## alu16bit
module alu16bit (
  input clk,                 
  input reset,               
  input [2:0] operation,     
  input [15:0] operand_A,
  input [15:0] operand_B,
  output reg [31:0] result, 
  output reg carry_flag,
  output reg zero_flag
);
Size in the first run: ~1,600 cells after synthesis, about 34 flip-flops, roughly 71 I/O pins.
export LEC_CHECK = 0
export CAP_MARGIN = 20
export CORE_MARGIN = 2
export CORE_UTILIZATION = 69
export CTS_CLUSTER_DIAMETER = 49
export CTS_CLUSTER_SIZE = 21
export HOLD_SLACK_MARGIN = -0.09
export SETUP_SLACK_MARGIN = -0.49
export SLEW_MARGIN = 20
create_clock -name core_clock -period 6.98 [get_ports {clk}]
run.sh (not shown) runs the stock make flow with config.mk's settings and CLKGATE_MAP_FILE=.
The starting point died in global routing (5_1_grt).
Then changed:
Settings changed: CORE_UTILIZATION 69 to 58, CTS_CLUSTER_DIAMETER 49 to default, CTS_CLUSTER_SIZE 21 to default, HOLD_SLACK_MARGIN -0.09 to default, SETUP_SLACK_MARGIN -0.49 to default, TNS_END_PERCENT from default to 5.
Clock period 6.98 ns to 7.2 ns, I/O delays scaled along.
Result:
- The changed run produced a layout that fails on setup timing
- area after synthesis does not change
- synthesized cell count is unchanged
- die area climbs by 18%
Then changed:
Settings changed: CORE_UTILIZATION 58 to 67, CTS_CLUSTER_DIAMETER from default to 358, MAX_ROUTING_LAYER from default to met4.
What happened:
- The changed run failed in global routing (5_1_grt) with GRT-0116
- synthesized area does not change
- synthesized cell count does not change
- die size went down by roughly a tenth
Then changed:
Settings changed: CORE_UTILIZATION 67 to 66, CTS_CLUSTER_DIAMETER 358 to 51.
The new run finished with setup timing left.
Die area goes up by 1.5%.
Area after synthesis is unchanged.
Synthesized cell count stays the same.


== run A ==
The RTL this note starts from:
==> flow/design.v <==
module alu16bit (
  input clk,                 
  input reset,               
  input [2:0] operation,     
  input [15:0] operand_A,
  input [15:0] operand_B,
  output reg [31:0] result, 
  output reg carry_flag,
  output reg zero_flag
);
parameter [2:0] ADD  = 3'b000,
                SUB  = 3'b001,
                MUL  = 3'b010,
                AND  = 3'b011,
                OR   = 3'b100,
                NAND = 3'b101,
                NOR  = 3'b110,
                XOR  = 3'b111;
reg [31:0] alu_result;  
reg alu_carry;
reg alu_zero;
always @(*) begin
  alu_result = 32'b0;
  alu_carry  = 1'b0;
  alu_zero   = 1'b0;
  case (operation)
    ADD: begin
      {alu_carry, alu_result} = {1'b0, operand_A} + {1'b0, operand_B};
      alu_zero = (alu_result[15:0] == 16'b0);
    end
    SUB: begin
      {alu_carry, alu_result} = {1'b0, operand_A} - {1'b0, operand_B};
      alu_zero = (alu_result[15:0] == 16'b0);
    end
    MUL: begin
      alu_result = operand_A * operand_B;   
      alu_zero = (alu_result == 32'b0);
    end
    AND: begin
      alu_result = {16'b0, (operand_A & operand_B)};
      alu_zero = (alu_result[15:0] == 16'b0);
    end
    OR: begin
      alu_result = {16'b0, (operand_A | operand_B)};
      alu_zero = (alu_result[15:0] == 16'b0);
    end
    NAND: begin
      alu_result = {16'b0, ~(operand_A & operand_B)};
      alu_zero = (alu_result[15:0] == 16'b0);
    end
    NOR: begin
      alu_result = {16'b0, ~(operand_A | operand_B)};
      alu_zero = (alu_result[15:0] == 16'b0);
    end
    XOR: begin
      alu_result = {16'b0, (operand_A ^ operand_B)};
      alu_zero = (alu_result[15:0] == 16'b0);
    end
    default: begin
      alu_result = 32'b0;
      alu_carry  = 1'b0;
      alu_zero   = 1'b1;
    end
  endcase
end
always @(posedge clk) begin
  if (reset) begin
    result     <= 32'b0;
    carry_flag <= 1'b0;
    zero_flag  <= 1'b0;
  end else begin
    result     <= alu_result;
    carry_flag <= alu_carry;
    zero_flag  <= alu_zero;
  end
end
endmodule
==> flow/config.mk <==
export PLATFORM = sky130hd
export DESIGN_NAME = alu16bit
export DESIGN_NICKNAME = alu16bit
export VERILOG_FILES = /design/flow/design.v
export SDC_FILE = /design/flow/constraint.sdc
export NUM_CORES = 4
export LEC_CHECK = 0
export CAP_MARGIN = 20
export CORE_MARGIN = 2
export CORE_UTILIZATION = 66
export CTS_CLUSTER_DIAMETER = 51
export MAX_ROUTING_LAYER = met4
export SLEW_MARGIN = 20
==> flow/constraint.sdc <==
create_clock -name core_clock -period 7.37 [get_ports {clk}]
set_input_delay 1.4740 -clock core_clock [delete_from_list [all_inputs] [get_ports {clk}]]
set_output_delay 1.4740 -clock core_clock [all_outputs]
set_load 0.01 [all_outputs]
Although it ran to completion, run A produced a layout that fails the final checks because of negative setup slack.
Changes in run B relative to run A:
Settings: putting CTS_CLUSTER_SIZE at 37 where nothing was set; swapping 66 for 67 in CORE_UTILIZATION; putting PLACE_DENSITY at 0.64 where nothing was set.
Run B vs run A, die width went down by 1.0 um.
~same cell area reported after detailed placement in run A and run B
The higher area of the core came out of run A.
No final results exist for run B, since it was stopped by error GRT-0232 during global routing.
[run B] buffers inserted during post-CTS setup optimization rose 6 relative to run A
As far as count of flip-flops with a built-in enable after synthesis goes, run B and run A are indistinguishable; the numbers are identical.
Die size: run B better than run A
Comparing run A and run B, the higher cell resize tally after clock tree synthesis was measured on run A.
Setup changes, run B to run C
Settings: MAX_ROUTING_LAYER no longer set, was met4; CORE_UTILIZATION now 40, was 67; PLACE_DENSITY no longer set, was 0.64; CTS_CLUSTER_SIZE no longer set, was 37; CTS_CLUSTER_DIAMETER no longer set, was 51; the clock period (ns, I/O delays scaled along) now 7.11, was 7.37.
==> comparison <==
Changes observed in run C relative to run B: post-CTS setup-driven buffer insertion count saw an increase, number of buffers created by CTS stayed essentially flat, starting density of the core went down, number of cells in Yosys stat roughly the same.
Run C vs run B — standard cell core area climbed by more than half
Summary of run B and run C: one run falls short of a clean finish, namely run B.
Run B got as far as global routing, where a tool error ended the run.
Reported for run B and run C, largest buffer count on any clock path turned out identical to the last digit.
Summary — detailed placer's ending HPWL, run C relative to run B: higher, by about 2.2%.
Post-place setup slack: run C worse than run B
Of run B and run C, the run reporting the lower placed cell count was run B.


// alu16bit: RTL as listed in full above, without the edits since
Settings: LEC_CHECK=0, CAP_MARGIN=20, CORE_MARGIN=3, CORE_UTILIZATION=40, GPL_ROUTABILITY_DRIVEN=0, SLEW_MARGIN=20; clock period 7.2 ns.
Change:
--- a/flow/config.mk
+++ b/flow/config.mk
@@ -7,6 +7,7 @@
 export LEC_CHECK = 0
 export CAP_MARGIN = 20
-export CORE_MARGIN = 3
-export CORE_UTILIZATION = 40
-export GPL_ROUTABILITY_DRIVEN = 0
+export CORE_MARGIN = 2
+export CORE_UTILIZATION = 65
+export HOLD_SLACK_MARGIN = -0.09
 export SLEW_MARGIN = 20
+export TNS_END_PERCENT = 100
The changed run died in 5_1_grt.
Area after synthesis does not change.
Synthesized cell count does not change.
Die size goes down by 39%.
Change:
--- a/flow/config.mk
+++ b/flow/config.mk
@@ -8,6 +8,6 @@
 export CAP_MARGIN = 20
 export CORE_MARGIN = 2
-export CORE_UTILIZATION = 65
-export HOLD_SLACK_MARGIN = -0.09
+export CORE_UTILIZATION = 53
+export PLACE_DENSITY = 0.91
+export SETUP_SLACK_MARGIN = -0.22
 export SLEW_MARGIN = 20
-export TNS_END_PERCENT = 100
After rerunning:
- This time the run ran to the end with violations: setup timing
- die area rose by 22%
- synthesized area does not change
- synthesized cell count stays the same
Change:
--- a/flow/config.mk
+++ b/flow/config.mk
@@ -8,6 +8,7 @@
 export CAP_MARGIN = 20
 export CORE_MARGIN = 2
-export CORE_UTILIZATION = 53
-export PLACE_DENSITY = 0.91
+export CORE_UTILIZATION = 40
+export CTS_CLUSTER_DIAMETER = 379
+export CTS_CLUSTER_SIZE = 100
 export SETUP_SLACK_MARGIN = -0.22
 export SLEW_MARGIN = 20
What happened: The changed run finished with setup timing left; die size increases by a quarter to a third; fmax decreases slightly; global-route usage decreases by 8.7 points; final cell count increases by a few percent; synthesized area does not change; first-iteration DRC count decreases by a quarter to a third; cell area increases by a few percent; synthesized cell count stays the same; worst hold slack improved by 0.046 ns; wire length increases by a few percent.


Starts from the design.v that is shown in full above.
export LEC_CHECK = 0
export CAP_MARGIN = 20
export CORE_MARGIN = 2
export CORE_UTILIZATION = 72
export CTS_CLUSTER_SIZE = 51
export PLACE_DENSITY_LB_ADDON = 0.0
export SETUP_SLACK_MARGIN = 1.53
export SLEW_MARGIN = 20
export TNS_END_PERCENT = 5
create_clock -name core_clock -period 5.43 [get_ports {clk}]
The first run did not get past clock tree synthesis.
Next try:
- ABC_AREA: default -> 1
- CORE_UTILIZATION: 72 -> 62
- CTS_CLUSTER_SIZE: 51 -> default
- PLACE_DENSITY_LB_ADDON: 0.0 -> default
- SETUP_SLACK_MARGIN: 1.53 -> default
- TNS_END_PERCENT: 5 -> default
- clock period: 5.43 -> 6.0 ns (I/O delays scaled with it)
With this change the flow never finished: it broke off in global routing.
Synthesized area came out higher by 9.9%.
Die size came out higher by 27%.
Synthesized cell count came out higher by 31%.
Next try:
- CORE_UTILIZATION: 62 -> 72
- CTS_CLUSTER_DIAMETER: default -> 235
- clock period: 6.0 -> 5.62 ns (I/O delays scaled with it)
- The new run did not get past global routing with GRT-0116
- area after synthesis does not change
- die area is lower by roughly a tenth
- synthesized cell count stays the same


Starts from the design.v that is shown in full above.
Settings: LEC_CHECK=0, ABC_AREA=0, CAP_MARGIN=30, CELL_PAD_IN_SITES_DETAIL_PLACEMENT=2, CORE_MARGIN=3, CORE_UTILIZATION=60, CTS_CLUSTER_SIZE=86, GPL_ROUTABILITY_DRIVEN=1, MAX_ROUTING_LAYER=met5, MIN_ROUTING_LAYER=met2, PLACE_DENSITY_LB_ADDON=0.06, SETUP_SLACK_MARGIN=0.85, SLEW_MARGIN=25, TNS_END_PERCENT=75; clock period 12.4 ns.
The first run did not get past detailed placement (3_5_place_dp) with DPL-0033.
Next try:
ABC_AREA = not set   (was 0)
CAP_MARGIN = 20   (was 30)
CELL_PAD_IN_SITES_DETAIL_PLACEMENT = not set   (was 2)
CORE_MARGIN = 2   (was 3)
CORE_UTILIZATION = 39   (was 60)
CTS_CLUSTER_SIZE = not set   (was 86)
GPL_ROUTABILITY_DRIVEN = not set   (was 1)
MAX_ROUTING_LAYER = not set   (was met5)
MIN_ROUTING_LAYER = not set   (was met2)
PLACE_DENSITY_LB_ADDON = not set   (was 0.06)
SETUP_SLACK_MARGIN = not set   (was 0.85)
SLEW_MARGIN = 20   (was 25)
TNS_END_PERCENT = not set   (was 75)
clock period = 7.11 ns   (was 12.4 ns; I/O delays follow)
With this change the flow completed with no timing, DRC or antenna violations.
Synthesized cell count is unchanged.
Die area grows by well over a third.
Synthesized area stays the same.
